==> design.v <==
module top #(parameter WIDTH = 32)
(
	input				   clk,
	input				   rst,
	input 				   div_ready,
	input 				   div_datavalid_i,
	input 	   [WIDTH-1:0] div_dividend_i,
	input 	   [WIDTH-1:0] div_divisor_i,
	output reg 		 	   div_doing_o,
	output reg 		 	   div_qrvalid_o,
	output reg [WIDTH-1:0] div_quotient_o,
	output reg [WIDTH-1:0] div_remainder_o
);
reg [2*WIDTH  :0] div_remainder_r 	[WIDTH-1:0];
reg [2*WIDTH-1:0] div_divisor_r   	[WIDTH-1:0];
reg [  WIDTH-1:0] div_quotient_r  	[WIDTH-1:0];
reg               div_data_valid_r 	[WIDTH-1:0];
reg 		 	  div_qrvalid_r;
reg [WIDTH-1:0]   div_quotiento_r;
reg [WIDTH-1:0]   div_remaindero_r;
always @(posedge clk) begin
    if (rst) begin
    	div_doing_o <= 1'b0;
    end
    else if (div_qrvalid_o) begin
      	div_doing_o <= 1'b0;
    end
    else if(div_datavalid_i) begin
      	div_doing_o <= 1'b1;
    end
end
always @(posedge clk ) begin
	if (rst) begin
    	div_quotient_o 	<= 1'b0;
		div_remainder_o	<= 0;
		div_qrvalid_o	<=0;
    end
	else if (div_ready)begin
		div_quotient_o 	<= 1'b0;
		div_remainder_o	<= 0;
		div_qrvalid_o	<=0;
	end
	else if(div_qrvalid_r)begin
		div_quotient_o 	<= div_quotiento_r;
		div_remainder_o	<= div_remaindero_r;
		div_qrvalid_o	<= div_qrvalid_r;
	end
end
genvar div_m_var;
always @ (posedge clk ) begin
	if (rst) begin
		div_remainder_r	[0] <= {2*WIDTH+1{1'b0}};
		div_divisor_r  	[0] <= {2*WIDTH  {1'b0}};
		div_quotient_r 	[0] <= {  WIDTH  {1'b0}};
		div_data_valid_r[0] <=            1'b0  ;
	end else if (div_datavalid_i) begin
		if (|div_divisor_i) begin 
			div_remainder_r	[0] 	<= (div_dividend_i<<1) - (div_divisor_i<<WIDTH);
			div_divisor_r  	[0] 	<= div_divisor_i<<WIDTH;
			div_quotient_r 	[0] 	<= {  WIDTH  {1'b0}};
			div_data_valid_r[0] 	<=            1'b1  ;
		end else begin
			div_remainder_r	[0] 	<= {2*WIDTH+1{1'b0}};
			div_divisor_r  	[0] 	<= {2*WIDTH  {1'b0}};
			div_quotient_r 	[0] 	<= {  WIDTH  {1'b0}};
			div_data_valid_r[0] 	<=            1'b0  ;
		end
	end else begin
		div_remainder_r	[0]		<= {2*WIDTH+1{1'b0}};
		div_divisor_r  	[0]		<= {2*WIDTH  {1'b0}};
		div_quotient_r 	[0]		<= {  WIDTH  {1'b0}};
		div_data_valid_r[0]		<=            1'b0  ;
	end
end
generate
for (div_m_var=1;div_m_var<WIDTH;div_m_var=div_m_var+1) begin: calculate_cycle
	always @ (posedge clk ) begin
		if (rst) begin
			div_remainder_r[div_m_var] 	<= {2*WIDTH+1{1'b0}};
			div_divisor_r  [div_m_var] 	<= {2*WIDTH  {1'b0}};
			div_quotient_r [div_m_var] 	<= {  WIDTH  {1'b0}};
			div_data_valid_r[div_m_var] <=            1'b0  ;
		end else if (div_data_valid_r[div_m_var-1]) begin
			if (div_remainder_r[div_m_var-1][2*WIDTH]) begin 
				div_remainder_r[div_m_var] <= ((div_remainder_r[div_m_var-1]+div_divisor_r[div_m_var-1])<<1) - div_divisor_r[div_m_var-1];
				div_divisor_r  [div_m_var] <= div_divisor_r  [div_m_var-1];
				div_quotient_r [div_m_var] <= div_quotient_r [div_m_var-1]<<1 ;
				div_data_valid_r[div_m_var] <= div_data_valid_r[div_m_var-1];
			end else begin 
				div_remainder_r[div_m_var] <= (div_remainder_r[div_m_var-1]<<1) - div_divisor_r[div_m_var-1];
				div_divisor_r  [div_m_var] <= div_divisor_r  [div_m_var-1];
				div_quotient_r [div_m_var] <= (div_quotient_r [div_m_var-1]<<1) + 1'b1;
				div_data_valid_r[div_m_var] <= div_data_valid_r[div_m_var-1];
			end
		end else begin
			div_remainder_r[div_m_var] <= div_remainder_r[div_m_var-1];
			div_divisor_r  [div_m_var] <= div_divisor_r  [div_m_var-1];
			div_quotient_r [div_m_var] <= div_quotient_r [div_m_var-1];
			div_data_valid_r[div_m_var] <= div_data_valid_r[div_m_var-1];
		end
	end
end
endgenerate
always @ (posedge clk ) begin
	if (rst) begin
		div_remaindero_r <= {WIDTH{1'b0}};
		div_remaindero_r  <= {WIDTH{1'b0}};
		div_qrvalid_r  <=        1'b0  ;
	end else if (div_data_valid_r[WIDTH-1]) begin
		if (div_remainder_r[WIDTH-1][2*WIDTH]) begin
			div_remaindero_r <= (div_remainder_r[WIDTH-1]+div_divisor_r[WIDTH-1])>>WIDTH;
			div_quotiento_r  <= div_quotient_r [WIDTH-1]<<1;
			div_qrvalid_r  <= div_data_valid_r[WIDTH-1];
		end else begin
			div_remaindero_r <= div_remainder_r[WIDTH-1]>>WIDTH;
			div_quotiento_r  <= (div_quotient_r [WIDTH-1]<<1) + 1'b1;
			div_qrvalid_r  <= div_data_valid_r[WIDTH-1];
		end
	end else begin
			div_qrvalid_r  <= div_data_valid_r[WIDTH-1];
	end
end
endmodule
==> run.sh <==
#!/bin/bash
# the make line also repeats each setting of config.mk as NAME=value (left out here)
make -C /OpenROAD-flow-scripts/flow DESIGN_CONFIG=/design/flow/config.mk WORK_HOME=/design/flow/orfs CLKGATE_MAP_FILE= finish
==> config.mk <==
export PLATFORM = sky130hd
export DESIGN_NAME = top
export DESIGN_NICKNAME = top
export VERILOG_FILES = /design/flow/design.v
export SDC_FILE = /design/flow/constraint.sdc
export NUM_CORES = 4
export LEC_CHECK = 0
export CAP_MARGIN = 20
export CORE_MARGIN = 2
export CORE_UTILIZATION = 65
export CTS_CLUSTER_SIZE = 38
export HOLD_SLACK_MARGIN = 0.3
export SLEW_MARGIN = 20
==> constraint.sdc <==
create_clock -name core_clock -period 3.85 [get_ports {clk}]
set_input_delay 0.7700 -clock core_clock [delete_from_list [all_inputs] [get_ports {clk}]]
set_output_delay 0.7700 -clock core_clock [all_outputs]
set_load 0.01 [all_outputs]
==> reports/qor.yml, run 1 <==
status: "failed layout checks"
violations: "negative setup slack"
vias_per_cell: 6.197
maxSlewViolCount: 0
ys_types: 100
cp-endpoint: "div_remainder_r[4][64]"
grt_first_pass_wirelength_microns: 1075000
synth.most_common_cell: "nor2_1"
common_cells: "nor2_1, dfxtp_1, ha_1, a21oi_1, mux2i_1"
num_rows: 207
netlist_instances: 24530
wl_per_cell_microns: 21.61
critical-path-top-delay-family: "AND-OR/OR-AND gates"
cts.path.max_buffers: 4
ys_sh_adder: 0.1252
cts-htree-levels: 5
p_sw_w: 0.02141
floorplan.nets: 26650
timing.slew.headroom: 0.1558
path_max_fanout: 2
arrival_ns: 6.43
r2r-end: "div_remainder_r[4][64]"
min_from: "div_dividend_i[29]"
ys_ff: 3235
switching_share: 0.2632
synthXorXnorAreaFrac: 0.06886
fp.dieH_microns: 570.3
synthArstFlopShare: 0
path_class: "reg -> reg"
mux_share: 0.1220
initial_core_util: 0.6544
fin_hold_ws_ns: 0.3416
ys_seq_share: 0.3122
first_iter_violations: 19550
top_area_frac: 0.3076
setup_slack_ns: -1.704
largest_area_cell: "dfxtp_1"
p_leak_nw: 129.7
grt_usage: 0.4014
grt_max_degree: 183
area_growth_pct: 36.01
hp-class: "in -> reg"
antenna_found_initial: 32
fin_nets: 32220
cp.depth: 27
final-comb-area_sq_mm: 0.1474
place.gp.congestion: 0.9865
edf_count: 32
cts_tree: "yes"
firstDrtPassIters: 14
grt_overflow: 0
core-area_sq_mm: 0.3186
r2r_cells: 27
rrSetupSlack_ns: -1.70
powerSeq_w: 0.0339
power-top-group: "clock"
max_freq_mhz: 180.0
p_seq_frac: 0.417
synth-simple-area-share: 0.1541
worst_path_max_delay_cell: "dfxtp_4"
critPathLaunch: "div_remainder_r[3][32]"
irDropWorstVdd_uv: 704.8
clk_latency_ns: 1.00
period_minus_slack_ns: 5.554
netlist_area_sq_mm: 0.2085
power.internal_w: 0.05994
finalCritPeriodShare: 1.443
hold_end: "div_remainder_r[0][30]"
antenna_left: 0
min_path_cells: 2
clkPwrFrac: 0.434
seq_area_sq_mm: 0.06540
ys_warn_count: 5
die_area_sq_mm: 0.3253
hpwl_microns: 483000
aoi_share: 0.1724
port_buffers: 133
p_per_area_mw_per_mm2: 286.9
fillers: 15040
worst_setup_path_start_kind: "flip-flop"
rsz0062_at_grt: "yes"
route.detailed.drc: 0
final_hold_viol_count: 0
first_global_vias: 211400
cap_violations: 0
setup_violations: 684
cp_common_cell: "a21o_1"
syn_area_per_cell_sq_um: 8.499
openroad.warnings: 58
slowest_delay_ns: 0.42
vias: 214300
ys_top_logic_family: "AND-OR/OR-AND gates"
clockRootBuffer: "clkbuf_16"
yosys_area_sq_mm: 0.2085
setup_tns_ns: -509.43
finalClockSkew_ns: 0.06604
cts_made_buffers: 338
pg_comb_w: 0.0121
ys_cells: 24530
wirelength_microns: 747300
die_x_microns: 570.3
ys.flop_type: "dfxtp_1"
clkTransAtPathRegs_ns: 0.06
end_kind: "flip-flop"
critPathRequiredTime_ns: 4.73
topCellsByArea: "dfxtp_1, ha_1, mux2i_1, nor2_1, xnor2_1"
timing.critical_path.buf_inv: 2
power_frac_comb: 0.149
p_clk_w: 0.0353
io_pins: 134
r2r-start: "div_remainder_r[3][32]"
clock-sinks: 3235
tightest_slew_ns: 1.231
## routing by layer
layer	part of all wire	wire length, microns	up-vias	GRT usage
li1	-	-	97220	-
met1	0.36	271300	101200	0.4391
met2	0.48	356400	11300	0.7099
met3	0.077	57900	4606	0.07335
met4	0.082	61380	32	0.2621
met5	0.00036	272	-	0
## through the flow
stage | setup slack (ns) | util | power (W) | instances | instance area [sq um]
after floorplan | -1.254 | - | 0.04109 | 24530 | 214400
after global placement | -1.529 | 0.8148 | 0.04436 | 33450 | 259600
after detailed placement | -1.578 | 0.8148 | 0.04463 | 33450 | 259600
after CTS | -1.512 | 0.8700 | 0.07980 | 34340 | 277200
after global routing | -1.877 | 0.8899 | 0.08331 | 34560 | 283500
final | -1.704 | 0.8901 | 0.08136 | 34580 | 283600
## what timing repair did
| item | CTS | global route |
|---|---|---|
| hold endpoints to repair | 3 | 0 |
| pin swaps | 758 | 954 |
| resized | 746 | 955 |
| hold buffers | 1 | 0 |
| setup endpoints to repair | 639 | 715 |
| buffers inserted | 293 | 270 |
## layout make-up
class | count | share of cell area
Clock buffer | 446 | 0.03373
Timing Repair Buffer | 6085 | 0.1670
Clock inverter | 172 | 0.007916
Sequential cell | 3235 | 0.2307
Inverter | 1655 | 0.02204
Multi-Input combinational cell | 18790 | 0.5200
Antenna cell | 21 | 0.0001853
Tap cell | 4180 | 0.01844
==> inputs of run 2 (changes only) <==
ABC_AREA = 1   (was not set)
CORE_UTILIZATION = 62   (was 65)
CTS_CLUSTER_DIAMETER = 168   (was not set)
CTS_CLUSTER_SIZE = 100   (was 38)
HOLD_SLACK_MARGIN = not set   (was 0.3)
clock period = 3.1 ns   (was 3.85 ns; I/O delays follow)
==> run 2 against run 1 <==
Net effect:
- the flow now stops in global routing
- synthesized cell count grew 51%
- area after synthesis rose by 12%
- die size grew 18%
==> reports/qor.yml, run 2 <==
num_rows: 225
ys_seq_share: 0.2782
cts_made_buffers: 54
clockRootBuffer: "clkbuf_16"
synth-simple-area-share: 0.2967
die_x_microns: 618.3
place.gp.congestion: 1.138
ys.flop_type: "dfxtp_1"
edf_count: 32
die_area_sq_mm: 0.3823
yosys_area_sq_mm: 0.2340
synthArstFlopShare: 0
common_cells: "nand2_1, nor2_1, inv_1, o21ai_0, dfxtp_1"
ys_ff: 3235
haltStage: "global routing"
dp_cells: 48710
floorplan.nets: 39120
ys_types: 56
status: "did not finish"
ys_warn_count: 5
grt_overflow: 542
mux_share: 0
fp.dieH_microns: 618.3
top_area_frac: 0.2741
ys_cells: 37000
topCellsByArea: "dfxtp_1, nand2_1, ha_1, nor2_1, inv_1"
clock-sinks: 3235
initial_core_util: 0.6230
cts-htree-levels: 2
netlist_instances: 37000
ys_sh_adder: 0.1116
largest_area_cell: "dfxtp_1"
hpwl_microns: 723800
cts.path.max_buffers: 3
ys_top_logic_family: "simple AND/OR/NAND/NOR gates"
netlist_area_sq_mm: 0.2340
io_pins: 134
placedInstanceArea_sq_mm: 0.2977
grt_usage: 0.6446
syn_area_per_cell_sq_um: 6.323
core-area_sq_mm: 0.3755
port_buffers: 133
aoi_share: 0.1843
synth.most_common_cell: "nand2_1"
synthXorXnorAreaFrac: 0.03800
error_line: "[ERROR GRT-0232] Routing congestion too high. Check the congestion heatmap in the GUI."
==> run 2: what timing repair did <==
| item | in CTS |
|---|---|
| setup buffers | 404 |
| pin swaps | 1148 |
| hold buffers | 1 |
| endpoints found under the hold margin | 5 |
| endpoints found under the setup margin | 787 |
| resized | 3093 |
==> run 2: metal layers <==
metal  overflow  GRT usage
met5          7     0.2253
met1         52     0.7040
met3         57     0.4133
met4        182     0.5412
met2        244     0.8387
==> run 2: per-stage QoR <==
stage | setup slack [ns] | hold slack (ns) | TNS (ns) | power (W)
after global placement | -1.424 | 0.3865 | -299.81 | 0.05325
after floorplan | -0.1712 | 0.3855 | -1.246 | 0.04902
after detailed placement | -1.552 | 0.3897 | -353.73 | 0.05353
after CTS | -0.6391 | 0.04555 | -283.87 | 0.07059
==> inputs of run 3 (changes only) <==
ABC_AREA = not set   (was 1)
CORE_ASPECT_RATIO = 0.5   (was not set)
CORE_UTILIZATION = 72   (was 62)
CTS_CLUSTER_DIAMETER = 182   (was 168)
CTS_CLUSTER_SIZE = 99   (was 100)
TNS_END_PERCENT = 5   (was not set)
clock period = 4.2 ns   (was 3.1 ns; I/O delays follow)
==> run 3 against run 2 <==
Net effect:
- the flow again stops in global routing
- synthesized cell count shrank 34%
- die size shrank 23%
- area after synthesis shrank 11%
==> reports/qor.yml, run 3 <==
aoi_share: 0.1724
ys_cells: 24530
cts_made_buffers: 38
ys_top_logic_family: "AND-OR/OR-AND gates"
syn_area_per_cell_sq_um: 8.499
synthXorXnorAreaFrac: 0.06886
grt_overflow: 14
placedInstanceArea_sq_mm: 0.2489
hpwl_microns: 511200
netlist_area_sq_mm: 0.2085
cts-htree-levels: 2
fp.dieH_microns: 384.5
floorplan.nets: 26650
cts.path.max_buffers: 3
ys_ff: 3235
top_area_frac: 0.3076
status: "did not finish"
die_area_sq_mm: 0.2941
largest_area_cell: "dfxtp_1"
synth.most_common_cell: "nor2_1"
num_rows: 139
ys_types: 100
topCellsByArea: "dfxtp_1, ha_1, mux2i_1, nor2_1, xnor2_1"
common_cells: "nor2_1, dfxtp_1, ha_1, a21oi_1, mux2i_1"
io_pins: 134
edf_count: 32
haltStage: "global routing"
initial_core_util: 0.7252
clockRootBuffer: "clkbuf_16"
synthArstFlopShare: 0
die_x_microns: 765.0
ys_sh_adder: 0.1252
error_line: "[ERROR GRT-0232] Routing congestion too high. Check the congestion heatmap in the GUI."
synth-simple-area-share: 0.1541
grt_usage: 0.5820
ys.flop_type: "dfxtp_1"
place.gp.congestion: 1.023
ys_seq_share: 0.3122
port_buffers: 133
yosys_area_sq_mm: 0.2085
netlist_instances: 24530
clock-sinks: 3235
mux_share: 0.1220
hold_buffers: 0
ys_warn_count: 5
core-area_sq_mm: 0.2875
-- run 3: through the flow --
stage,instances,setup slack (ns)
after floorplan,24530,-0.9050
after global placement,32460,-1.533
after detailed placement,32460,-1.648
after CTS,32730,-1.325
-- run 3: timing repair --
item,CTS
pin swaps,493
endpoints found under the setup margin,625
resized,736
setup buffers,240
-- run 3: routing by layer --
metal / GRT overflow / GRT usage
met5: 0 / 0.2348
met4: 5 / 0.4718
met3: 1 / 0.3405
met2: 5 / 0.8202
met1: 3 / 0.6112
==> inputs of run 4 (changes only) <==
CAP_MARGIN = 15   (was 20)
CORE_ASPECT_RATIO = not set   (was 0.5)
CORE_UTILIZATION = 70   (was 72)
CTS_CLUSTER_DIAMETER = not set   (was 182)
CTS_CLUSTER_SIZE = not set   (was 99)
SETUP_SLACK_MARGIN = 0.18   (was not set)
TNS_END_PERCENT = not set   (was 5)
clock period = 4.01 ns   (was 4.2 ns; I/O delays follow)
==> run 4 against run 3 <==
Net effect:
- area after synthesis unchanged
- die size increased by 2.7%
- synthesized cell count unchanged
- the flow again stops in global routing
==> reports/qor.yml, run 4 <==
place_ws_ns: -1.509
ys.flop_type: "dfxtp_1"
cts_made_buffers: 334
hpwl_microns: 495600
mux_share: 0.1220
ys_ff: 3235
ys_seq_share: 0.3122
haltStage: "global routing"
netlist_area_sq_mm: 0.2085
ys_cells: 24530
floorplan.nets: 26650
clock-sinks: 3235
synth.most_common_cell: "nor2_1"
ys_top_logic_family: "AND-OR/OR-AND gates"
core-area_sq_mm: 0.2965
cts-htree-levels: 5
cts.path.max_buffers: 4
grt_overflow: 322
fp.dieH_microns: 549.7
ys_warn_count: 5
top_area_frac: 0.3076
ys_sh_adder: 0.1252
die_area_sq_mm: 0.3022
grt_usage: 0.7056
num_rows: 200
dp_cells: 32830
clockRootBuffer: "clkbuf_16"
initial_core_util: 0.7030
ys_types: 100
io_pins: 134
aoi_share: 0.1724
place.gp.congestion: 0.9957
port_buffers: 133
syn_area_per_cell_sq_um: 8.499
die_x_microns: 549.7
yosys_area_sq_mm: 0.2085
largest_area_cell: "dfxtp_1"
hold_buffers: 0
topCellsByArea: "dfxtp_1, ha_1, mux2i_1, nor2_1, xnor2_1"
common_cells: "nor2_1, dfxtp_1, ha_1, a21oi_1, mux2i_1"
edf_count: 32
status: "did not finish"
netlist_instances: 24530
synthArstFlopShare: 0
synthXorXnorAreaFrac: 0.06886
error_line: "[ERROR GRT-0232] Routing congestion too high. Check the congestion heatmap in the GUI."
synth-simple-area-share: 0.1541
## run 4: per-stage QoR
step	hold WS, ns	instance area (sq um)	total power, W	util
after floorplan	0.3855	213900	0.03937	-
after global placement	0.3861	255700	0.04237	0.8624
after detailed placement	0.3897	255700	0.04276	0.8624
after CTS	0.2887	273900	0.07673	0.9238
## run 4: metal layers
layer  GRT usage  overflow
met5      0.3197         5
met1      0.6938        26
met3      0.5220        45
met2      0.9069       127
met4      0.6887       119
## run 4: timing repair
action                                  CTS
endpoints found under the setup margin  688
pin swaps                               792
resized                                 818
buffers inserted                        350
==> inputs of run 5 (changes only) <==
CAP_MARGIN = 20   (was 15)
CORE_UTILIZATION = 40   (was 70)
SETUP_SLACK_MARGIN = not set   (was 0.18)
clock period = 5.08 ns   (was 4.01 ns; I/O delays follow)
==> run 5 against run 4 <==
Net effect:
- now fails the layout checks on negative setup slack
- die size up 74%
- area after synthesis did not move
- synthesized cell count unchanged
==> reports/qor.yml, run 5 <==
min_from: "div_quotient_r[31][16]"
finalClockSkew_ns: 0.09337
grt.busiest_layer: "met2"
die_area_sq_mm: 0.5270
grt_use_met2: 0.3748
r2r-start: "div_divisor_r[12][32]"
grt_util_met3: 0.01898
vias_per_cell: 5.242
final_hold_viol_count: 0
synth.most_common_cell: "nor2_1"
openroad.warnings: 60
fillers: 49730
period_minus_slack_ns: 5.351
p_sw_w: 0.01541
timing.slew.headroom: 0.3127
clkTransAtPathRegs_ns: 0.06
route.detailed.drc: 0
ys_top_logic_family: "AND-OR/OR-AND gates"
netlist_instances: 24530
grt.met1_usage: 0.2596
critPathRequiredTime_ns: 5.95
grt_usage: 0.2071
path_class: "reg -> reg"
netlist_area_sq_mm: 0.2085
die_x_microns: 725.9
violations: "negative setup slack"
setup_slack_ns: -0.2705
io_pins: 134
ys_warn_count: 5
floorplan.nets: 26650
final-comb-area_sq_mm: 0.1423
ys_ff: 3235
r2r_cells: 27
aoi_share: 0.1724
total_power_w: 0.06091
core-area_sq_mm: 0.5199
ys_types: 100
clkPwrFrac: 0.451
area_growth_pct: 22.67
path_max_fanout: 3
p_leak_nw: 111.1
clockRootBuffer: "clkbuf_16"
cp_common_cell: "o21ai_1"
tightest_slew_ns: 1.031
edf_count: 32
switching_share: 0.2530
seq_area_sq_mm: 0.06532
grt_max_degree: 213
critical-path-top-delay-family: "AND-OR/OR-AND gates"
yosys_area_sq_mm: 0.2085
wl_per_cell_microns: 17.06
cts-htree-levels: 5
pg_comb_w: 0.00764
irDropWorstVdd_uv: 346.2
slowest_delay_ns: 0.40
min_path_cells: 0
syn_area_per_cell_sq_um: 8.499
power_frac_comb: 0.125
wirelength_microns: 578200
power-top-group: "clock"
r2r-end: "div_remainder_r[13][64]"
cts_made_buffers: 361
p_clk_w: 0.0275
cts.path.max_buffers: 4
powerSeq_w: 0.0258
rsz0062_at_grt: "yes"
mux_share: 0.1220
finalCritPeriodShare: 1.053
rrSetupSlack_ns: -0.27
grt_first_pass_wirelength_microns: 913100
hpwl_microns: 452300
cp-endpoint: "div_remainder_r[13][64]"
critPathLaunch: "div_divisor_r[12][32]"
ys_seq_share: 0.3122
hold_end: "div_quotiento_r[17]"
ys_sh_adder: 0.1252
arrival_ns: 6.22
status: "failed layout checks"
clock-sinks: 3235
topCellsByArea: "dfxtp_1, ha_1, mux2i_1, nor2_1, xnor2_1"
cp.depth: 27
firstDrtPassIters: 6
antenna_left: 0
power.internal_w: 0.04550
synthXorXnorAreaFrac: 0.06886
max_freq_mhz: 186.9
first_iter_violations: 8545
hold_buffers: 0
common_cells: "nor2_1, dfxtp_1, ha_1, a21oi_1, mux2i_1"
cap_violations: 0
p_seq_frac: 0.423
setup_violations: 21
fin_nets: 28770
setup_tns_ns: -2.337
worst_path_max_delay_cell: "fa_2"
synth-simple-area-share: 0.1541
clk_latency_ns: 1.03
place.gp.congestion: 0.9003
fp.dieH_microns: 725.9
ys_cells: 24530
maxSlewViolCount: 0
grt_overflow: 0
cts_tree: "yes"
fin_hold_ws_ns: 0.4020
hp-class: "reg -> reg"
end_kind: "flip-flop"
timing.critical_path.buf_inv: 2
p_per_area_mw_per_mm2: 238.2
first_global_vias: 175200
ys.flop_type: "dfxtp_1"
placedInstanceArea_sq_mm: 0.2324
vias: 177700
largest_area_cell: "dfxtp_1"
antenna_found_initial: 8
port_buffers: 133
top_area_frac: 0.3076
fin_area_sq_mm: 0.2557
synthArstFlopShare: 0
worst_setup_path_start_kind: "flip-flop"
num_rows: 265
initial_core_util: 0.4010
## run 5: routing by layer
metal	part of all wire	routed length, microns
met2	0.49	284700
met5	0	0
met3	0.032	18260
met4	0.031	17720
met1	0.45	257500
## run 5: repair_timing
action / CTS / global route
pin swaps: 394 / 943
endpoints found under the setup margin: 219 / 288
resized: 639 / 1257
setup buffers: 131 / 179
## run 5: layout make-up
class | count | share of cell area
sequential | 3235 | 0.2554
clock buffer | 489 | 0.04015
timing repair buffer | 2612 | 0.08003
antenna | 4 | 0.00003914
multi-input combinational | 18790 | 0.5565
clock inverter | 172 | 0.009536
inverter | 1655 | 0.02431
tap | 6942 | 0.03397
## run 5: metrics by stage
step           setup slack (ns)  instances  utilization
6_report                -0.2705      33900       0.4919
5_1_grt                 -0.5494      33900       0.4919
4_1_cts                 -0.2436      33740       0.4784
3_5_place_dp            -0.9326      32950       0.4471
3_3_place_gp            -0.9827      32950       0.4471
2_1_floorplan          -0.02499      24530            -
==> inputs of run 6 (changes only) <==
CORE_ASPECT_RATIO = 0.5   (was not set)
CORE_UTILIZATION = 72   (was 40)
CTS_CLUSTER_DIAMETER = 398   (was not set)
CTS_CLUSTER_SIZE = 99   (was not set)
TNS_END_PERCENT = 10   (was not set)
clock period = 4.86 ns   (was 5.08 ns; I/O delays follow)
==> run 6 against run 5 <==
Net effect:
- the run now fails in global routing
- area after synthesis unchanged
- synthesized cell count did not move
- die size down 44%
==> reports/qor.yml, run 6 <==
num_rows: 139
place.gp.congestion: 1.056
ys_sh_adder: 0.1252
synthXorXnorAreaFrac: 0.06886
ys_warn_count: 5
synth-simple-area-share: 0.1541
synthArstFlopShare: 0
ys_seq_share: 0.3122
cts-htree-levels: 2
core-area_sq_mm: 0.2875
ys.flop_type: "dfxtp_1"
io_pins: 134
edf_count: 32
cts.path.max_buffers: 3
mux_share: 0.1220
port_buffers: 133
netlist_area_sq_mm: 0.2085
netlist_instances: 24530
ys_ff: 3235
topCellsByArea: "dfxtp_1, ha_1, mux2i_1, nor2_1, xnor2_1"
dp_cells: 30730
status: "did not finish"
top_area_frac: 0.3076
largest_area_cell: "dfxtp_1"
die_x_microns: 765.0
hpwl_microns: 486300
common_cells: "nor2_1, dfxtp_1, ha_1, a21oi_1, mux2i_1"
die_area_sq_mm: 0.2941
syn_area_per_cell_sq_um: 8.499
fp.dieH_microns: 384.5
ys_cells: 24530
initial_core_util: 0.7252
aoi_share: 0.1724
ys_types: 100
clockRootBuffer: "clkbuf_16"
cts_made_buffers: 38
haltStage: "global routing"
clock-sinks: 3235
yosys_area_sq_mm: 0.2085
place_ws_ns: -1.089
floorplan.nets: 26650
ys_top_logic_family: "AND-OR/OR-AND gates"
synth.most_common_cell: "nor2_1"
==> run 6: per-stage QoR <==
| step | setup TNS, ns | instance area, sq um |
|---|---|---|
| 4_1_cts | -62.70 | 240700 |
| 3_5_place_dp | -135.59 | 235100 |
| 2_1_floorplan | -4.264 | 208800 |
| 3_3_place_gp | -77.80 | 235100 |
==> run 6: timing repair <==
item | CTS
pin swaps | 440
hold buffers | 0
setup buffers | 173
resized | 742
gates cloned | 0
endpoints found under the setup margin | 404
==> inputs of run 7 (changes only) <==
CORE_ASPECT_RATIO = not set   (was 0.5)
CTS_CLUSTER_DIAMETER = not set   (was 398)
CTS_CLUSTER_SIZE = 42   (was 99)
SETUP_SLACK_MARGIN = -0.31   (was not set)
TNS_END_PERCENT = not set   (was 10)
clock period = 4.4 ns   (was 4.86 ns; I/O delays follow)
==> run 7 against run 6 <==
Net effect:
- synthesized cell count did not move
- die size hardly changed
- area after synthesis did not move
- the run again fails in global routing
==> reports/qor.yml, run 7 <==
core-area_sq_mm: 0.2881
cts.path.max_buffers: 4
synth-simple-area-share: 0.1541
clock-sinks: 3235
mux_share: 0.1220
ys_ff: 3235
clockRootBuffer: "clkbuf_16"
ys_sh_adder: 0.1252
grt_overflow: 76
aoi_share: 0.1724
floorplan.nets: 26650
port_buffers: 133
netlist_instances: 24530
edf_count: 32
io_pins: 134
ys.flop_type: "dfxtp_1"
die_area_sq_mm: 0.2939
num_rows: 197
ys_types: 100
ys_seq_share: 0.3122
synthXorXnorAreaFrac: 0.06886
synthArstFlopShare: 0
syn_area_per_cell_sq_um: 8.499
hold_buffers: 0
topCellsByArea: "dfxtp_1, ha_1, mux2i_1, nor2_1, xnor2_1"
error_line: "[ERROR GRT-0116] Global routing finished with congestion. Check the congestion regions in the DRC Viewer."
top_area_frac: 0.3076
place.gp.congestion: 0.9922
common_cells: "nor2_1, dfxtp_1, ha_1, a21oi_1, mux2i_1"
status: "did not finish"
hpwl_microns: 482000
ys_top_logic_family: "AND-OR/OR-AND gates"
largest_area_cell: "dfxtp_1"
ys_cells: 24530
fp.dieH_microns: 542.1
grt_usage: 0.6902
haltStage: "global routing"
ys_warn_count: 5
cts-htree-levels: 5
initial_core_util: 0.7235
netlist_area_sq_mm: 0.2085
yosys_area_sq_mm: 0.2085
cts_made_buffers: 335
die_x_microns: 542.1
synth.most_common_cell: "nor2_1"
## run 7: repair_timing
item	CTS
gates resized	1592
setup endpoints to repair	469
setup buffers	517
pin swaps	1171
## run 7: per-stage QoR
step	instances	cell area (sq um)	worst slack [ns]	total power [W]
floorplan	24530	209800	-0.7050	0.03561
global placement	31810	244900	-0.9964	0.03812
detailed placement	31810	244900	-1.193	0.03842
CTS	32850	267200	-1.048	0.06997
## run 7: metal layers
layer / global-route usage / GRT overflow
met1: 0.6707 / 0
met2: 0.9085 / 0
met3: 0.4801 / 34
met4: 0.7053 / 36
met5: 0.2783 / 6
==> inputs of run 8 (changes only) <==
CORE_UTILIZATION = 9   (was 72)
CTS_CLUSTER_SIZE = not set   (was 42)
SETUP_SLACK_MARGIN = not set   (was -0.31)
clock period = 7.54 ns   (was 4.4 ns; I/O delays follow)
==> run 8 against run 7 <==
Net effect:
- now clean on timing, DRC and antenna
- die size went up to 7.9 times the previous value
- area after synthesis stayed put
- synthesized cell count stayed put
==> reports/qor.yml, run 8 <==
min_path_cells: 2
p_clk_w: 0.0165
edf_count: 32
period_minus_slack_ns: 6.357
arrival_ns: 7.44
ys_sh_adder: 0.1252
firstDrtPassIters: 6
core-area_sq_mm: 2.313
end_kind: "flip-flop"
num_rows: 559
irDropWorstVdd_uv: 164.7
synthXorXnorAreaFrac: 0.06886
port_buffers: 133
ys_top_logic_family: "AND-OR/OR-AND gates"
clock-sinks: 3235
first_global_vias: 158100
wl_per_cell_microns: 8.948
clkPwrFrac: 0.438
first_iter_violations: 8658
timing.critical_path.buf_inv: 1
path_max_fanout: 4
netlist_instances: 24530
grt_usage: 0.04046
rrSetupSlack_ns: 1.18
p_leak_nw: 96.77
cts_made_buffers: 310
r2r-end: "div_remainder_r[2][64]"
fp.dieH_microns: 1526
synth-simple-area-share: 0.1541
wl_met3_microns: 18050
met1_length_microns: 260300
met2RoutedLength_microns: 203900
ys_warn_count: 5
hold_end: "div_divisor_r[24][50]"
slowest_delay_ns: 0.54
hold_buffers: 0
pg_comb_w: 0.00377
cts-htree-levels: 5
setup_violations: 0
cts.path.max_buffers: 5
setup_tns_ns: 0
worst_setup_path_start_kind: "flip-flop"
cts_tree: "yes"
p_per_area_mw_per_mm2: 146.4
antenna_left: 0
grt_first_pass_wirelength_microns: 809400
area_growth_pct: 23.13
vias_per_cell: 2.939
place.gp.congestion: 0.8338
ys_types: 100
cp_common_cell: "a31oi_1"
cts_resized: 0
path_class: "reg -> reg"
switching_share: 0.2552
tightest_slew_ns: 1.152
final_hold_viol_count: 0
ys_ff: 3235
clk_latency_ns: 1.19
fin_hold_ws_ns: 0.3835
post_cts_buffers: 0
syn_area_per_cell_sq_um: 8.499
r2r_cells: 25
finalClockSkew_ns: 0.1311
p_seq_frac: 0.461
die_area_sq_mm: 2.329
critPathRequiredTime_ns: 8.63
route.detailed.drc: 0
top_layer_used: "met4"
vias: 162600
clockRootBuffer: "clkbuf_16"
antenna_found_initial: 18
common_cells: "nor2_1, dfxtp_1, ha_1, a21oi_1, mux2i_1"
mux_share: 0.1220
openroad.warnings: 51
hpwl_microns: 389200
critical-path-top-delay-family: "AND-OR/OR-AND gates"
cp-endpoint: "div_remainder_r[2][64]"
fin_nets: 26360
power.internal_w: 0.02798
aoi_share: 0.1724
r2r-start: "div_divisor_r[1][32]"
rsz0062_at_grt: "no"
maxSlewViolCount: 0
io_pins: 134
worst_path_max_delay_cell: "or4b_1"
ys_cells: 24530
die_x_microns: 1526
initial_core_util: 0.09013
power_frac_comb: 0.100
yosys_area_sq_mm: 0.2085
floorplan.nets: 26650
max_freq_mhz: 157.3
cap_violations: 0
powerSeq_w: 0.0173
min_from: "div_divisor_r[23][50]"
fillers: 266100
finalCritPeriodShare: 0.8431
clkTransAtPathRegs_ns: 0.07
power-top-group: "registers"
largest_area_cell: "dfxtp_1"
grt_overflow: 0
synthArstFlopShare: 0
ys.flop_type: "dfxtp_1"
critPathLaunch: "div_divisor_r[1][32]"
top_area_frac: 0.3076
netlist_area_sq_mm: 0.2085
grt_max_degree: 224
topCellsByArea: "dfxtp_1, ha_1, mux2i_1, nor2_1, xnor2_1"
synth.most_common_cell: "nor2_1"
timing.slew.headroom: 0.2223
hp-class: "reg -> reg"
cp.depth: 25
status: "complete, no violations"
wirelength_microns: 495100
p_sw_w: 0.009590
ys_seq_share: 0.3122
==> run 8: area by class of cell <==
type	instances	area (sq um)	share of cell area
clock buffer	417	8952	0.03488
inverter	1655	6217	0.02422
sequential	3235	65200	0.2540
clock inverter	119	1345	0.005240
antenna	6	15.01	0.00005849
tap	30860	38610	0.1504
multi-input combinational	18790	134000	0.5220
timing repair buffer	257	2380	0.009271
==> run 8: metal layers <==
metal	track usage	up-vias
li1	-	85380
met1	0.05823	73770
met2	0.06245	2685
met3	0.005880	764
met4	0.01099	0
met5	0	-
==> run 8: through the flow <==
stage / util / cell area (sq um) / std cells / setup WS, ns / power [W]
2_1_floorplan: - / 208500 / 24530 / 2.018 / 0.02074
3_3_place_gp: 0.1065 / 246400 / 54790 / 0.9028 / 0.02144
3_5_place_dp: 0.1065 / 246400 / 54790 / 1.275 / 0.02147
4_1_cts: 0.1110 / 256700 / 55330 / 1.183 / 0.03808
5_1_grt: 0.1110 / 256700 / 55330 / 0.7783 / 0.03920
6_report: 0.1110 / 256700 / 55330 / 1.183 / 0.03757
==> inputs of run 9 (changes only) <==
CORE_UTILIZATION = 72   (was 9)
CTS_CLUSTER_DIAMETER = 28   (was not set)
PLACE_DENSITY = 0.37   (was not set)
SETUP_SLACK_MARGIN = 1.52   (was not set)
clock period = 5.2 ns   (was 7.54 ns; I/O delays follow)
==> run 9 against run 8 <==
Net effect:
- critical endpoint is now div_remainder_r[15][63]
- largest cell class unchanged
- register-to-register slack got worse by 2.0 ns
- clock skew fell by 0.034 ns
- global-route usage rose by 37 points
- now fails the layout checks on negative setup slack
==> reports/qor.yml, run 9 <==
status: "failed layout checks"
violations: "negative setup slack"
netlist_instances: 24530
ys_cells: 24530
wirelength_microns: 710900
timing.slew.headroom: 0.1865
path_class: "reg -> reg"
arrival_ns: 6.92
route.detailed.drc: 0
topCellsByArea: "dfxtp_1, ha_1, mux2i_1, nor2_1, xnor2_1"
syn_area_per_cell_sq_um: 8.499
setup_slack_ns: -0.8302
p_per_area_mw_per_mm2: 287.4
hpwl_microns: 413400
maxSlewViolCount: 0
place_ws_ns: -0.2350
rrSetupSlack_ns: -0.83
synthArstFlopShare: 0
synthXorXnorAreaFrac: 0.06886
first_global_vias: 193500
grt_first_pass_wirelength_microns: 999400
wl_per_cell_microns: 23.59
edf_count: 32
fp.dieH_microns: 542.1
die_area_sq_mm: 0.2939
grt_overflow: 0
r2r-start: "div_remainder_r[14][32]"
port_buffers: 133
ys.flop_type: "dfxtp_1"
r2r-end: "div_remainder_r[15][63]"
cts.path.max_buffers: 4
hp-class: "reg -> reg"
finalCritPeriodShare: 1.160
post-route-util: 0.8878
worst_path_max_delay_cell: "nor2b_2"
initial_core_util: 0.7235
mux_share: 0.1220
clkTransAtPathRegs_ns: 0.06
path_max_fanout: 3
ys_types: 100
antenna_found_initial: 49
clk_latency_ns: 1.11
first_iter_violations: 22060
period_minus_slack_ns: 6.030
ys_sh_adder: 0.1252
power.internal_w: 0.05398
rsz0062_at_grt: "yes"
grt_usage: 0.4128
netlist_area_sq_mm: 0.2085
grt_max_degree: 241
power-top-group: "clock"
setup_violations: 85
synth.most_common_cell: "nor2_1"
top_area_frac: 0.3076
pg_comb_w: 0.00760
min_from: "div_quotient_r[31][2]"
vias_per_cell: 6.665
common_cells: "nor2_1, dfxtp_1, ha_1, a21oi_1, mux2i_1"
cp-endpoint: "div_remainder_r[15][63]"
clockRootBuffer: "clkbuf_16"
io_pins: 134
slowest_delay_ns: 0.48
ys_warn_count: 5
p_seq_frac: 0.343
cap_violations: 0
area_growth_pct: 22.71
aoi_share: 0.1724
irDropWorstVdd_uv: 527.2
switching_share: 0.2659
fin_area_sq_mm: 0.2558
critical-path-top-delay-family: "AND-OR/OR-AND gates"
end_kind: "flip-flop"
p_sw_w: 0.01955
critPathRequiredTime_ns: 6.09
tightest_slew_ns: 1.220
ys_ff: 3235
clkPwrFrac: 0.553
firstDrtPassIters: 12
max_freq_mhz: 165.8
yosys_area_sq_mm: 0.2085
hold_end: "div_quotiento_r[3]"
final_hold_viol_count: 0
power_frac_comb: 0.103
timing.critical_path.buf_inv: 12
clock-sinks: 3235
openroad.warnings: 74
p_leak_nw: 110.3
cts-htree-levels: 6
layout.cells.non_filler: 30140
min_path_cells: 0
vias: 200900
dp_cells: 28330
fin_nets: 27940
cp.depth: 32
core-area_sq_mm: 0.2881
ys_seq_share: 0.3122
p_clk_w: 0.0407
die_x_microns: 542.1
largest_area_cell: "dfxtp_1"
cp_common_cell: "buf_6"
r2r_cells: 32
floorplan.nets: 26650
num_rows: 197
ys_top_logic_family: "AND-OR/OR-AND gates"
placedInstanceArea_sq_mm: 0.2191
cts_made_buffers: 601
place.gp.congestion: 0.9790
critPathLaunch: "div_remainder_r[14][32]"
finalClockSkew_ns: 0.09698
synth-simple-area-share: 0.1541
powerSeq_w: 0.0253
cts_tree: "yes"
worst_setup_path_start_kind: "flip-flop"
antenna_left: 0
## run 9: metal layers
metal  global-route usage  vias to the layer above  routed length (microns)
met5                    0                        -                      371
met4               0.2838                       48                    65520
met3              0.08396                     5474                    65540
met2               0.7168                    13110                   329200
met1               0.4518                    93360                   250300
li1                     -                    88870                        -
## run 9: final cells by class
cell class              count  area, sq um
clock inverters           400         5204
well taps                3781         4731
diodes                     25        62.56
clock buffers             713        16130
inverters                1655         6251
multi-input cells       18790       145300
repair buffers           1540        12710
flip-flops and latches   3235        65430
fillers                 13310        32330
## run 9: through the flow
stage | TNS, ns | total power, W | hold WS [ns]
6_report | -18.39 | 0.07353 | 0.4026
3_3_place_gp | -1.704 | 0.03129 | 0.3860
3_5_place_dp | -3.982 | 0.03140 | 0.3897
4_1_cts | -0.2886 | 0.07208 | 0.4000
5_1_grt | -34.33 | 0.07510 | 0.4044
2_1_floorplan | 0 | 0.03014 | 0.3855
## run 9: repair_timing
| item | 4_1_cts | 5_1_grt |
|---|---|---|
| setup endpoints to repair | 694 | 766 |
| pin swaps | 914 | 849 |
| hold buffers | 0 | 0 |
| setup buffers | 400 | 270 |
| resized | 1160 | 1053 |
==> inputs of run 10 (changes only) <==
CORE_ASPECT_RATIO = 1.47   (was not set)
CORE_MARGIN = 8   (was 2)
CORE_UTILIZATION = 37   (was 72)
CTS_CLUSTER_DIAMETER = 150   (was 28)
GPL_TIMING_DRIVEN = 1   (was not set)
MIN_ROUTING_LAYER = met2   (was not set)
PLACE_DENSITY = not set   (was 0.37)
SETUP_SLACK_MARGIN = -0.77   (was 1.52)
clock period = 9.34 ns   (was 5.2 ns; I/O delays follow)
==> run 10 against run 9 <==
Net effect:
- the run now finishes clean
- critical path depth fell by 12
- area after synthesis did not move
- clock skew rose by 0.0017 ns
- combinational power fell by 57%
- die size rose by 100%
- largest power group unchanged
- global-route usage fell by 4.2 points
- sequential power fell by 45%
- sequential cell count did not move
==> reports/qor.yml, run 10 <==
hold_end: "div_quotiento_r[21]"
place.gp.congestion: 1.019
period_minus_slack_ns: 7.250
topCellsByArea: "dfxtp_1, ha_1, mux2i_1, nor2_1, xnor2_1"
r2r-start: "div_remainder_r[23][32]"
p_leak_nw: 97.87
p_clk_w: 0.0148
wl_per_cell_microns: 23.65
firstDrtPassIters: 10
io_pins: 134
grt_usage: 0.3711
floorplan.nets: 26650
cts.path.max_buffers: 4
edf_count: 32
cp.depth: 20
common_cells: "nor2_1, dfxtp_1, ha_1, a21oi_1, mux2i_1"
die_area_sq_mm: 0.5882
power.internal_w: 0.02362
synthXorXnorAreaFrac: 0.06886
post-route-util: 0.4087
min_path_cells: 0
ys_sh_adder: 0.1252
timing.slew.headroom: 0.02054
power_frac_comb: 0.102
worstPathCellList: "ha_1, inv_1, fa_1, nor2b_1, o21ai_1, nand2b_1, a211oi_2, o221ai_1, a41o_1, or4_1, a31oi_1, xnor2_1, mux2_2, ha_1, nand3_1, o31ai_1, a211oi_1, xnor2_1, nor4b_1, or4_1"
total_power_w: 0.03212
ys_cells: 24530
netlist_area_sq_mm: 0.2085
first_global_vias: 256100
final_hold_viol_count: 0
cap_violations: 0
port_buffers: 133
r2r-end: "div_remainder_r[24][64]"
vias: 245900
maxSlewViolCount: 0
min_from: "div_quotient_r[31][20]"
max_freq_mhz: 137.9
tightest_slew_ns: 1.464
clkTransAtPathRegs_ns: 0.07
pg_comb_w: 0.00328
largest_area_cell: "dfxtp_1"
slowest_delay_ns: 1.02
irDropWorstVdd_uv: 174.2
ys_seq_share: 0.3122
fp.dieH_microns: 926.1
cts_made_buffers: 345
grt_first_pass_wirelength_microns: 1104000
clockRootBuffer: "clkbuf_16"
cts-htree-levels: 5
power-top-group: "clock"
end_kind: "flip-flop"
critPathLaunch: "div_remainder_r[23][32]"
rsz0062_at_grt: "no"
fin_hold_ws_ns: 0.3971
finalClockSkew_ns: 0.09867
finalCritPeriodShare: 0.7763
clock-sinks: 3235
antenna_found_initial: 0
path_max_fanout: 6
hpwl_microns: 598900
rrSetupSlack_ns: 2.09
first_iter_violations: 50140
core-area_sq_mm: 0.5621
path_class: "reg -> reg"
vias_per_cell: 7.662
cts_tree: "yes"
syn_area_per_cell_sq_um: 8.499
ys_ff: 3235
antenna_left: 0
hold_buffers: 0
ys_warn_count: 5
hp-class: "reg -> reg"
area_growth_pct: 10.20
cp-endpoint: "div_remainder_r[24][64]"
timing.critical_path.buf_inv: 1
ys_types: 100
yosys_area_sq_mm: 0.2085
openroad.warnings: 72
switching_share: 0.2646
num_rows: 334
top_area_frac: 0.3076
setup_tns_ns: 0
synth-simple-area-share: 0.1541
synthArstFlopShare: 0
grt_overflow: 0
p_per_area_mw_per_mm2: 139.8
critPathRequiredTime_ns: 10.29
r2r_cells: 20
cts_resized: 0
mux_share: 0.1220
synth.most_common_cell: "nor2_1"
wirelength_microns: 758900
post_cts_buffers: 0
route.detailed.drc: 0
setup_violations: 0
critical-path-top-delay-family: "AND-OR/OR-AND gates"
worst_setup_path_start_kind: "flip-flop"
initial_core_util: 0.3709
clk_latency_ns: 1.11
status: "complete, no violations"
p_sw_w: 0.008500
clkPwrFrac: 0.461
arrival_ns: 8.20
grt_max_degree: 203
fin_nets: 26450
ys_top_logic_family: "AND-OR/OR-AND gates"
worst_path_max_delay_cell: "o31ai_1"
ys.flop_type: "dfxtp_1"
aoi_share: 0.1724
powerSeq_w: 0.0140
p_seq_frac: 0.437
die_x_microns: 635.1
netlist_instances: 24530
## run 10: stage by stage
step / cell area, sq um / instances / setup WS (ns)
after floorplan: 208500 / 24530 / 3.818
after global placement: 217500 / 31380 / 2.225
after detailed placement: 217500 / 31380 / 2.393
after CTS: 229400 / 32010 / 2.426
after global routing: 229500 / 32010 / 1.872
final: 229700 / 32090 / 2.090
## run 10: final cells by class
| type | count | area (sq um) |
|---|---|---|
| Multi-Input combinational cell | 18790 | 134100 |
| Tap cell | 7392 | 9249 |
| Fill cell | 57100 | 332300 |
| Antenna cell | 84 | 210.2 |
| Sequential cell | 3235 | 65200 |
| Inverter | 1655 | 6217 |
| Clock buffer | 484 | 10150 |
| Timing Repair Buffer | 311 | 2863 |
| Clock inverter | 145 | 1778 |
## run 10: layer usage
metal | global-route usage | up-vias | share of wire
met5 | 0.01163 | - | 0.00066
met4 | 0.1453 | 18 | 0.15
met3 | 0.3159 | 8242 | 0.27
met2 | 0.5558 | 68000 | 0.58
met1 | - | 84910 | 0
li1 | - | 84730 | -
==> inputs of run 11 (changes only) <==
CAP_MARGIN = 35   (was 20)
CORE_ASPECT_RATIO = 0.54   (was 1.47)
CORE_MARGIN = 2   (was 8)
CORE_UTILIZATION = 40   (was 37)
CTS_CLUSTER_DIAMETER = 256   (was 150)
GPL_TIMING_DRIVEN = not set   (was 1)
SETUP_SLACK_MARGIN = not set   (was -0.77)
SLEW_MARGIN = 25   (was 20)
TNS_END_PERCENT = 65   (was not set)
clock period = 7.5 ns   (was 9.34 ns; I/O delays follow)
==> run 11 against run 10 <==
Net effect:
- the flow now stops in global routing
- die size shrank 10%
- synthesized cell count stayed put
- area after synthesis unchanged
==> reports/qor.yml, run 11 <==
ys_ff: 3235
initial_core_util: 0.4023
ys.flop_type: "dfxtp_1"
grt_usage: 0.5170
mux_share: 0.1220
num_rows: 194
ys_types: 100
post_cts_buffers: 0
cts_made_buffers: 329
edf_count: 32
topCellsByArea: "dfxtp_1, ha_1, mux2i_1, nor2_1, xnor2_1"
core-area_sq_mm: 0.5182
hold_buffers: 0
cts_resized: 0
common_cells: "nor2_1, dfxtp_1, ha_1, a21oi_1, mux2i_1"
grt_overflow: 137
io_pins: 134
syn_area_per_cell_sq_um: 8.499
hpwl_microns: 599800
aoi_share: 0.1724
synth-simple-area-share: 0.1541
status: "did not finish"
die_area_sq_mm: 0.5272
netlist_instances: 24530
die_x_microns: 986.4
haltStage: "global routing"
clock-sinks: 3235
ys_sh_adder: 0.1252
synthXorXnorAreaFrac: 0.06886
netlist_area_sq_mm: 0.2085
fp.dieH_microns: 534.5
cts.path.max_buffers: 4
floorplan.nets: 26650
synthArstFlopShare: 0
top_area_frac: 0.3076
largest_area_cell: "dfxtp_1"
clockRootBuffer: "clkbuf_16"
place.gp.congestion: 1.162
synth.most_common_cell: "nor2_1"
ys_warn_count: 5
ys_seq_share: 0.3122
ys_cells: 24530
yosys_area_sq_mm: 0.2085
ys_top_logic_family: "AND-OR/OR-AND gates"
cts-htree-levels: 5
port_buffers: 133
error_line: "[ERROR GRT-0116] Global routing finished with congestion. Check the congestion regions in the DRC Viewer."
==> run 11: per-layer routing <==
layer,GRT usage,GRT overflow
met5,0.5230,11
met1,-,-
met4,0.1823,2
met3,0.7867,123
met2,0.4662,1
==> run 11: through the flow <==
| stage | worst slack [ns] | utilization | cell area [sq um] | std cells | hold WS, ns |
|---|---|---|---|---|---|
| 4_1_cts | 0.7748 | 0.4417 | 228900 | 31610 | 0.3981 |
| 2_1_floorplan | 1.978 | - | 208500 | 24530 | 0.3855 |
| 3_5_place_dp | 0.8435 | 0.4199 | 217600 | 31010 | 0.3902 |
| 3_3_place_gp | 0.6909 | 0.4195 | 217400 | 31000 | 0.3872 |
==> inputs of run 12 (changes only) <==
CAP_MARGIN = 20   (was 35)
CORE_ASPECT_RATIO = not set   (was 0.54)
CORE_UTILIZATION = 57   (was 40)
CTS_CLUSTER_DIAMETER = not set   (was 256)
MIN_ROUTING_LAYER = not set   (was met2)
SLEW_MARGIN = 20   (was 25)
TNS_END_PERCENT = not set   (was 65)
clock period = 3.85 ns   (was 7.5 ns; I/O delays follow)
==> run 12 against run 11 <==
Net effect:
- the layout now fails its checks (negative setup slack)
- area after synthesis is the same
- synthesized cell count is the same
- die size shrank 30%
==> reports/qor.yml, run 12 <==
die_x_microns: 608.8
initial_core_util: 0.5712
grt_usage: 0.3158
p_per_area_mw_per_mm2: 281.8
irDropWorstVdd_uv: 491.7
place_ws_ns: -1.606
hpwl_microns: 478200
setup_violations: 651
ys_cells: 24530
place.gp.congestion: 0.9567
synth.most_common_cell: "nor2_1"
critical-path-top-delay-family: "AND-OR/OR-AND gates"
top_area_frac: 0.3076
power-top-group: "clock"
route.detailed.drc: 0
setup_slack_ns: -1.534
clockRootBuffer: "clkbuf_16"
end_kind: "flip-flop"
rsz0062_at_grt: "yes"
first_iter_violations: 10550
synthXorXnorAreaFrac: 0.06886
clkTransAtPathRegs_ns: 0.06
hp-class: "in -> reg"
timing.slew.headroom: 0.1737
critPathRequiredTime_ns: 4.67
cts_made_buffers: 343
syn_area_per_cell_sq_um: 8.499
antenna_found_initial: 9
p_seq_frac: 0.428
hold_end: "div_divisor_r[1][62]"
rrSetupSlack_ns: -1.53
synth-simple-area-share: 0.1541
period_minus_slack_ns: 5.384
path_max_fanout: 3
r2r_cells: 26
placedInstanceArea_sq_mm: 0.2615
pg_comb_w: 0.0110
grt_max_degree: 188
netlist_instances: 24530
openroad.warnings: 65
powerSeq_w: 0.0339
final-comb-area_sq_mm: 0.1449
r2r-end: "div_remainder_r[15][64]"
r2r-start: "div_divisor_r[14][32]"
ys_sh_adder: 0.1252
cp-endpoint: "div_remainder_r[15][64]"
status: "failed layout checks"
fillers: 26680
fin_nets: 32270
clk_latency_ns: 1.01
worst_path_max_delay_cell: "fa_2"
critPathLaunch: "div_divisor_r[14][32]"
antenna_left: 0
mux_share: 0.1220
arrival_ns: 6.21
topCellsByArea: "dfxtp_1, ha_1, mux2i_1, nor2_1, xnor2_1"
common_cells: "nor2_1, dfxtp_1, ha_1, a21oi_1, mux2i_1"
cts_tree: "yes"
max_freq_mhz: 185.7
slowest_delay_ns: 0.38
power_frac_comb: 0.139
cts-htree-levels: 5
fin_hold_ws_ns: 0.3186
grt_overflow: 0
timing.critical_path.buf_inv: 1
wirelength_microns: 614900
ys_seq_share: 0.3122
cp.depth: 26
firstDrtPassIters: 7
area_growth_pct: 35.14
p_sw_w: 0.02001
power.internal_w: 0.05937
edf_count: 32
synthArstFlopShare: 0
first_global_vias: 194600
cap_violations: 0
violations: "negative setup slack"
yosys_area_sq_mm: 0.2085
grt_first_pass_wirelength_microns: 974000
switching_share: 0.2521
seq_area_sq_mm: 0.06535
fin_area_sq_mm: 0.2817
floorplan.nets: 26650
finalClockSkew_ns: 0.07044
largest_area_cell: "dfxtp_1"
finalCritPeriodShare: 1.398
ys.flop_type: "dfxtp_1"
tightest_slew_ns: 1.205
final_hold_viol_count: 0
ys_ff: 3235
vias: 194500
worst_setup_path_start_kind: "flip-flop"
path_class: "reg -> reg"
netlist_area_sq_mm: 0.2085
clock-sinks: 3235
cts.path.max_buffers: 4
aoi_share: 0.1724
min_path_cells: 2
core-area_sq_mm: 0.3650
wl_per_cell_microns: 17.44
vias_per_cell: 5.515
ys_types: 100
maxSlewViolCount: 0
die_area_sq_mm: 0.3706
num_rows: 222
post-route-util: 0.7719
io_pins: 134
p_clk_w: 0.0344
ys_top_logic_family: "AND-OR/OR-AND gates"
fp.dieH_microns: 608.8
p_leak_nw: 129.4
ys_warn_count: 5
port_buffers: 133
min_from: "rst"
clkPwrFrac: 0.434
## run 12: repair_timing
action                                  CTS  global route
resized                                 587           547
buffers inserted                        287           135
pin swaps                               657           584
endpoints found under the setup margin  626           716
hold buffers                              0             0
## run 12: metal layers
metal,track usage,vias to the layer above,share of wire
li1,-,97290,-
met1,0.3744,91930,0.42
met2,0.5785,3884,0.50
met3,0.03855,1338,0.043
met4,0.1185,2,0.039
met5,0,-,0.000021
## run 12: cell type report
type	instances	area share
Antenna cell	2	0.00001776
Clock buffer	455	0.03432
Clock inverter	175	0.007626
Inverter	1655	0.02210
Multi-Input combinational cell	18790	0.5143
Sequential cell	3235	0.2320
Tap cell	4816	0.02139
Timing Repair Buffer	6134	0.1683
## run 12: stage by stage
stage                     std cells  power, W  TNS, ns
final                         35260   0.07938  -412.57
after global routing          35260   0.08217  -579.39
after detailed placement      34250   0.04460  -395.28
after CTS                     35150   0.07944  -394.00
after floorplan               24530   0.04109  -119.04
after global placement        34250   0.04443  -363.59
==> inputs of run 13 (changes only) <==
CORE_UTILIZATION = 70   (was 57)
clock period = 5.2 ns   (was 3.85 ns; I/O delays follow)
==> run 13 against run 12 <==
Net effect:
- area after synthesis is the same
- core utilization grew 4.8 points
- still fails the layout checks on negative setup slack
- sequential power shrank 26%
- die size shrank 18%
- wire length shrank 6.6%
==> reports/qor.yml, run 13 <==
first_global_vias: 178100
status: "failed layout checks"
ys_seq_share: 0.3122
synthArstFlopShare: 0
netlist_area_sq_mm: 0.2085
syn_area_per_cell_sq_um: 8.499
port_buffers: 133
setup_violations: 7
finalCritPeriodShare: 1.050
cts.path.max_buffers: 4
power.internal_w: 0.04286
largest_area_cell: "dfxtp_1"
fin_hold_ws_ns: 0.4030
power_frac_comb: 0.117
violations: "negative setup slack"
yosys_area_sq_mm: 0.2085
first_iter_violations: 12560
mux_share: 0.1220
maxSlewViolCount: 0
end_kind: "flip-flop"
max_freq_mhz: 183.1
grt_first_pass_wirelength_microns: 887600
floorplan.nets: 26650
synthXorXnorAreaFrac: 0.06886
aoi_share: 0.1724
top_area_frac: 0.3076
r2r_cells: 24
ys.flop_type: "dfxtp_1"
ys_cells: 24530
io_pins: 134
p_sw_w: 0.01427
min_path_cells: 0
fillers: 19080
critPathRequiredTime_ns: 6.01
tightest_slew_ns: 1.156
setup_slack_ns: -0.2604
powerSeq_w: 0.0252
finalClockSkew_ns: 0.06109
p_seq_frac: 0.441
edf_count: 32
clockRootBuffer: "clkbuf_16"
slowest_delay_ns: 0.44
worst_path_max_delay_cell: "a2111oi_4"
r2r-start: "div_remainder_r[14][32]"
ys_warn_count: 5
cp_common_cell: "a21o_1"
cts-htree-levels: 5
netlist_instances: 24530
wl_per_cell_microns: 19.09
grt_overflow: 0
p_per_area_mw_per_mm2: 235.0
cts_tree: "yes"
critPathLaunch: "div_remainder_r[14][32]"
cp.depth: 24
final_hold_viol_count: 0
hp-class: "reg -> reg"
path_class: "reg -> reg"
fin_nets: 27960
area_growth_pct: 16.59
path_max_fanout: 3
ys_sh_adder: 0.1252
ys_types: 100
firstDrtPassIters: 7
die_x_microns: 549.7
final-comb-area_sq_mm: 0.1404
r2r-end: "div_remainder_r[15][64]"
topCellsByArea: "dfxtp_1, ha_1, mux2i_1, nor2_1, xnor2_1"
dp_cells: 29190
irDropWorstVdd_uv: 356.7
place_ws_ns: -0.4340
antenna_left: 0
timing.slew.headroom: 0.2264
arrival_ns: 6.27
p_leak_nw: 106.3
seq_area_sq_mm: 0.06530
worstPathCellList: "ha_4, buf_4, a21o_1, a21o_1, a2111oi_4, o21ai_1, a31o_2, a41oi_2, o211a_1, nor2_1, xor2_1, mux2_2, ha_1, a21o_1, a21o_1, a21o_1, a221o_1, or3b_4, o21ai_4, o21bai_1, a21oi_1, xnor2_1, and3_1, o31a_1"
clkTransAtPathRegs_ns: 0.06
p_clk_w: 0.0253
wirelength_microns: 574100
ys_ff: 3235
vias: 182700
hold_end: "div_quotiento_r[17]"
core-area_sq_mm: 0.2965
power-top-group: "clock"
worst_setup_path_start_kind: "flip-flop"
cp-endpoint: "div_remainder_r[15][64]"
synth.most_common_cell: "nor2_1"
pg_comb_w: 0.00667
period_minus_slack_ns: 5.460
cap_violations: 0
route.detailed.drc: 0
switching_share: 0.2497
critical-path-top-delay-family: "AND-OR/OR-AND gates"
antenna_found_initial: 15
initial_core_util: 0.7030
hold_buffers: 0
place.gp.congestion: 0.9919
cts_made_buffers: 332
rsz0062_at_grt: "yes"
vias_per_cell: 6.078
clkPwrFrac: 0.442
openroad.warnings: 60
common_cells: "nor2_1, dfxtp_1, ha_1, a21oi_1, mux2i_1"
ys_top_logic_family: "AND-OR/OR-AND gates"
layout.cells.non_filler: 30070
rrSetupSlack_ns: -0.26
total_power_w: 0.05712
die_area_sq_mm: 0.3022
fp.dieH_microns: 549.7
synth-simple-area-share: 0.1541
num_rows: 200
hpwl_microns: 419200
min_from: "div_quotient_r[31][16]"
clock-sinks: 3235
grt_max_degree: 208
clk_latency_ns: 0.97
grt_usage: 0.3526
timing.critical_path.buf_inv: 1
run 13: per-stage QoR:
stage	utilization	setup TNS [ns]	cell area [sq um]
after floorplan	-	-0.02028	208500
after global placement	0.7512	-7.597	222800
after detailed placement	0.7512	-16.48	222800
after CTS	0.7984	-0.3325	236700
after global routing	0.8195	-11.50	243000
final	0.8196	-0.7588	243000
run 13: what timing repair did:
item,4_1_cts,5_1_grt
resized,374,1134
pin swaps,222,750
endpoints found under the setup margin,153,292
buffers inserted,118,158
run 13: cell type report:
cell class	count	area share
Multi-Input combinational cell	18790	0.5778
Clock buffer	449	0.03899
Timing Repair Buffer	1830	0.05941
Antenna cell	13	0.0001338
Sequential cell	3235	0.2687
Clock inverter	157	0.009127
Inverter	1655	0.02559
Tap cell	3939	0.02028
run 13: per-layer routing:
layer	wire [microns]	global-route usage
met1	228900	0.4075
met2	283300	0.6314
met3	30030	0.04939
met4	31440	0.1807
met5	359	0
==> inputs of run 14 (changes only) <==
CORE_UTILIZATION = 65   (was 70)
CTS_CLUSTER_DIAMETER = 28   (was not set)
CTS_CLUSTER_SIZE = 56   (was not set)
clock period = 3.85 ns   (was 5.2 ns; I/O delays follow)
==> run 14 against run 13 <==
Net effect:
- the flow now stops in global routing
- synthesized cell count stayed put
- die size is 7.6% higher
- area after synthesis stayed put
==> reports/qor.yml, run 14 <==
status: "did not finish"
haltStage: "global routing"
error_line: "[ERROR GRT-0232] Routing congestion too high. Check the congestion heatmap in the GUI."
core-area_sq_mm: 0.3186
largest_area_cell: "dfxtp_1"
clock-sinks: 3235
synthXorXnorAreaFrac: 0.06886
initial_core_util: 0.6544
hpwl_microns: 483000
ys_warn_count: 5
synthArstFlopShare: 0
hold_buffers: 0
syn_area_per_cell_sq_um: 8.499
fp.dieH_microns: 570.3
edf_count: 32
ys_top_logic_family: "AND-OR/OR-AND gates"
synth-simple-area-share: 0.1541
yosys_area_sq_mm: 0.2085
topCellsByArea: "dfxtp_1, ha_1, mux2i_1, nor2_1, xnor2_1"
aoi_share: 0.1724
ys_cells: 24530
dp_cells: 33450
grt_usage: 0.5927
cts-htree-levels: 6
ys_sh_adder: 0.1252
ys_types: 100
common_cells: "nor2_1, dfxtp_1, ha_1, a21oi_1, mux2i_1"
cts.path.max_buffers: 4
ys_ff: 3235
top_area_frac: 0.3076
die_area_sq_mm: 0.3253
cts_made_buffers: 638
place.gp.congestion: 0.9865
netlist_instances: 24530
ys_seq_share: 0.3122
mux_share: 0.1220
io_pins: 134
die_x_microns: 570.3
clockRootBuffer: "clkbuf_16"
grt_overflow: 88
port_buffers: 133
netlist_area_sq_mm: 0.2085
ys.flop_type: "dfxtp_1"
floorplan.nets: 26650
synth.most_common_cell: "nor2_1"
num_rows: 207
[run 14: what timing repair did]
action | CTS
hold endpoints to repair | 0
gates resized | 857
pin swaps | 876
setup endpoints to repair | 669
buffers inserted | 355
[run 14: layer usage]
layer  track usage  GRT overflow
met5        0.1496             0
met4        0.5843            44
met3        0.3421             4
met2        0.8442            32
met1        0.5833             8
[run 14: stage by stage]
step | worst slack [ns] | cell area [sq um] | util
after CTS | -1.551 | 289200 | 0.9079
after detailed placement | -1.578 | 259600 | 0.8148
after global placement | -1.529 | 259600 | 0.8148
after floorplan | -1.254 | 214400 | -
==> inputs of run 15 (changes only) <==
CELL_PAD_IN_SITES_DETAIL_PLACEMENT = 2   (was not set)
CORE_ASPECT_RATIO = 0.66   (was not set)
CORE_UTILIZATION = 47   (was 65)
CTS_CLUSTER_DIAMETER = 256   (was 28)
CTS_CLUSTER_SIZE = 29   (was 56)
GPL_ROUTABILITY_DRIVEN = 0   (was not set)
GPL_TIMING_DRIVEN = 0   (was not set)
MIN_ROUTING_LAYER = met1   (was not set)
TNS_END_PERCENT = 65   (was not set)
clock period = 7.5 ns   (was 3.85 ns; I/O delays follow)
==> run 15 against run 14 <==
Net effect:
- area after synthesis did not move
- die size rose by 38%
- synthesized cell count did not move
- the run fails in detailed placement
==> reports/qor.yml, run 15 <==
port_buffers: 132
floorplan.nets: 26650
netlist_area_sq_mm: 0.2085
largest_area_cell: "dfxtp_1"
synth-simple-area-share: 0.1541
ys_seq_share: 0.3122
error_line: "[ERROR DPL-0033] detailed placement checks failed during check placement."
ys_warn_count: 5
ys_ff: 3235
io_pins: 134
die_x_microns: 823.8
edf_count: 32
common_cells: "nor2_1, dfxtp_1, ha_1, a21oi_1, mux2i_1"
ys_top_logic_family: "AND-OR/OR-AND gates"
syn_area_per_cell_sq_um: 8.499
ys_types: 100
topCellsByArea: "dfxtp_1, ha_1, mux2i_1, nor2_1, xnor2_1"
die_area_sq_mm: 0.4490
synth.most_common_cell: "nor2_1"
netlist_instances: 24530
synthArstFlopShare: 0
mux_share: 0.1220
fp.dieH_microns: 545.1
aoi_share: 0.1724
haltStage: "detailed placement"
ys_sh_adder: 0.1252
num_rows: 198
initial_core_util: 0.4725
core-area_sq_mm: 0.4412
synthXorXnorAreaFrac: 0.06886
top_area_frac: 0.3076
yosys_area_sq_mm: 0.2085
status: "did not finish"
ys_cells: 24530
ys.flop_type: "dfxtp_1"
==> run 15: stage by stage <==
stage             setup WS [ns]  total power [W]  cell area (sq um)  setup TNS [ns]  hold slack (ns)
global placement         -3.005          0.02200             217200        -1405.47           0.3875
floorplan                 1.978          0.02085             208500               0           0.3855
Power and IR drop assume default switching activity.
